==> run P: inputs <==
Design eth_rx, start of the top module:
module eth_rx (
    input wire i_clk,
    input wire i_reset,
    input wire [31:0] i_xver_rx_data,
    output logic [31:0] m00_axis_tdata,
    output logic [3:0] m00_axis_tkeep,
    output logic m00_axis_tvalid,
    output logic m00_axis_tlast,
    output logic m00_axis_tuser
);
export LEC_CHECK = 0
export ABC_AREA = 1
export CAP_MARGIN = 0
export CELL_PAD_IN_SITES_DETAIL_PLACEMENT = 2
export CORE_MARGIN = 8
export CORE_UTILIZATION = 51
export CTS_CLUSTER_DIAMETER = 175
export GPL_ROUTABILITY_DRIVEN = 0
export GPL_TIMING_DRIVEN = 1
export MAX_ROUTING_LAYER = met5
export MIN_ROUTING_LAYER = met2
export PLACE_DENSITY = 0.52
export SETUP_SLACK_MARGIN = 1.4
export SLEW_MARGIN = 20
export TNS_END_PERCENT = 70
create_clock -name core_clock -period 5.96 [get_ports {i_clk}]
run.sh (not shown) runs the stock make flow with config.mk's settings and CLKGATE_MAP_FILE=.
==> inputs of run K, as changes to run P <==
==> flow/config.mk (replaced) <==
export PLATFORM = sky130hd
export DESIGN_NAME = eth_rx
export DESIGN_NICKNAME = eth_rx
export VERILOG_FILES = /design/flow/design.v
export SDC_FILE = /design/flow/constraint.sdc
export NUM_CORES = 4
export LEC_CHECK = 0
export CAP_MARGIN = 20
export CORE_MARGIN = 2
export CORE_UTILIZATION = 69
export MAX_ROUTING_LAYER = met4
export SETUP_SLACK_MARGIN = 1.4
export SLEW_MARGIN = 20
export TNS_END_PERCENT = 100
==> flow/constraint.sdc (replaced) <==
create_clock -name core_clock -period 6.22 [get_ports {i_clk}]
set_input_delay 1.2440 -clock core_clock [delete_from_list [all_inputs] [get_ports {i_clk}]]
set_output_delay 1.2440 -clock core_clock [all_outputs]
set_load 0.01 [all_outputs]
==> metrics.yaml <==
run_status:
  outcome: "finished clean"
die:
  fp.dieW_microns: 235
  die-area_sq_um: 55200
yosys:
  compound_area_share_pct: 21.5
  avgSynthCellArea_sq_um: 7.74
  yosysUniqueCellTypes: 103
  ys_seq_share_pct: 23.4
  ys_sh_adder_pct: 1.32
  most_common_cell: "nor2_1"
  ys_area_sq_um: 36800
  yosys_cells: 4754
  syn_area_sq_um: 36800
# the run above: run K

==> metrics.yaml <==
run_status:
  outcome: "did not finish"
  haltStage: "detailed placement (3_5_place_dp)"
  firstError: "[ERROR DPL-0033] detailed placement checks failed during check placement."
yosys:
  synth_nets: 6231
  compound_area_share_pct: 21.2
  ys_area_sq_um: 36000
  ys_sh_adder_pct: 1.32
  ys_seq_share_pct: 24.0
  syn_area_sq_um: 36000
  most_common_cell: "nand2_1"
die:
  fp.dieW_microns: 282
# the run above: run P


---

==> run B: inputs <==
Starting RTL as in the previous note.
clock: 3.5 ns
lec_check: 0
abc_area: 1
cap_margin: 20
cell_pad_in_sites_detail_placement: 0
core_margin: 2
core_utilization: 58
cts_cluster_size: 15
gpl_timing_driven: 1
hold_slack_margin: 0.25
place_density_lb_addon: 0.06
setup_slack_margin: -0.25
slew_margin: 20
==> inputs of run X, as changes to run B <==
- CAP_MARGIN: 20 -> 10
- CELL_PAD_IN_SITES_DETAIL_PLACEMENT: 0 -> not set
- CORE_UTILIZATION: 58 -> 72
- CTS_CLUSTER_DIAMETER: not set -> 138
- CTS_CLUSTER_SIZE: 15 -> 53
- GPL_TIMING_DRIVEN: 1 -> not set
- HOLD_SLACK_MARGIN: 0.25 -> 0.07
- PLACE_DENSITY: not set -> 0.63
- PLACE_DENSITY_LB_ADDON: 0.06 -> not set
- SETUP_SLACK_MARGIN: -0.25 -> 0.28
==> flow/constraint.sdc (replaced) <==
create_clock -name core_clock -period 3.56 [get_ports {i_clk}]
set_input_delay 0.7120 -clock core_clock [delete_from_list [all_inputs] [get_ports {i_clk}]]
set_output_delay 0.7120 -clock core_clock [all_outputs]
set_load 0.01 [all_outputs]
==> inputs of run F, as changes to run B <==
- ABC_AREA: 1 -> not set
- CELL_PAD_IN_SITES_DETAIL_PLACEMENT: 0 -> not set
- CORE_UTILIZATION: 58 -> 40
- CTS_CLUSTER_SIZE: 15 -> not set
- GPL_TIMING_DRIVEN: 1 -> not set
- HOLD_SLACK_MARGIN: 0.25 -> not set
- PLACE_DENSITY_LB_ADDON: 0.06 -> not set
- SETUP_SLACK_MARGIN: -0.25 -> not set
==> flow/constraint.sdc (replaced) <==
create_clock -name core_clock -period 6.5 [get_ports {i_clk}]
set_input_delay 1.3000 -clock core_clock [delete_from_list [all_inputs] [get_ports {i_clk}]]
set_output_delay 1.3000 -clock core_clock [all_outputs]
set_load 0.01 [all_outputs]
==> comparison <==
- Run B completed, yet does not pass: setup timing. Run F produced a clean layout. Run X failed in global routing (GRT-0116).
- Synthesized cell count: run X is higher than run F (30%).
- Flip-flop count is the same in run F and run B.
- Of run F and run B, run B has the higher via count (gap about 26%, measured against run B).
- Wire length: run B is larger than run F (about 20%).
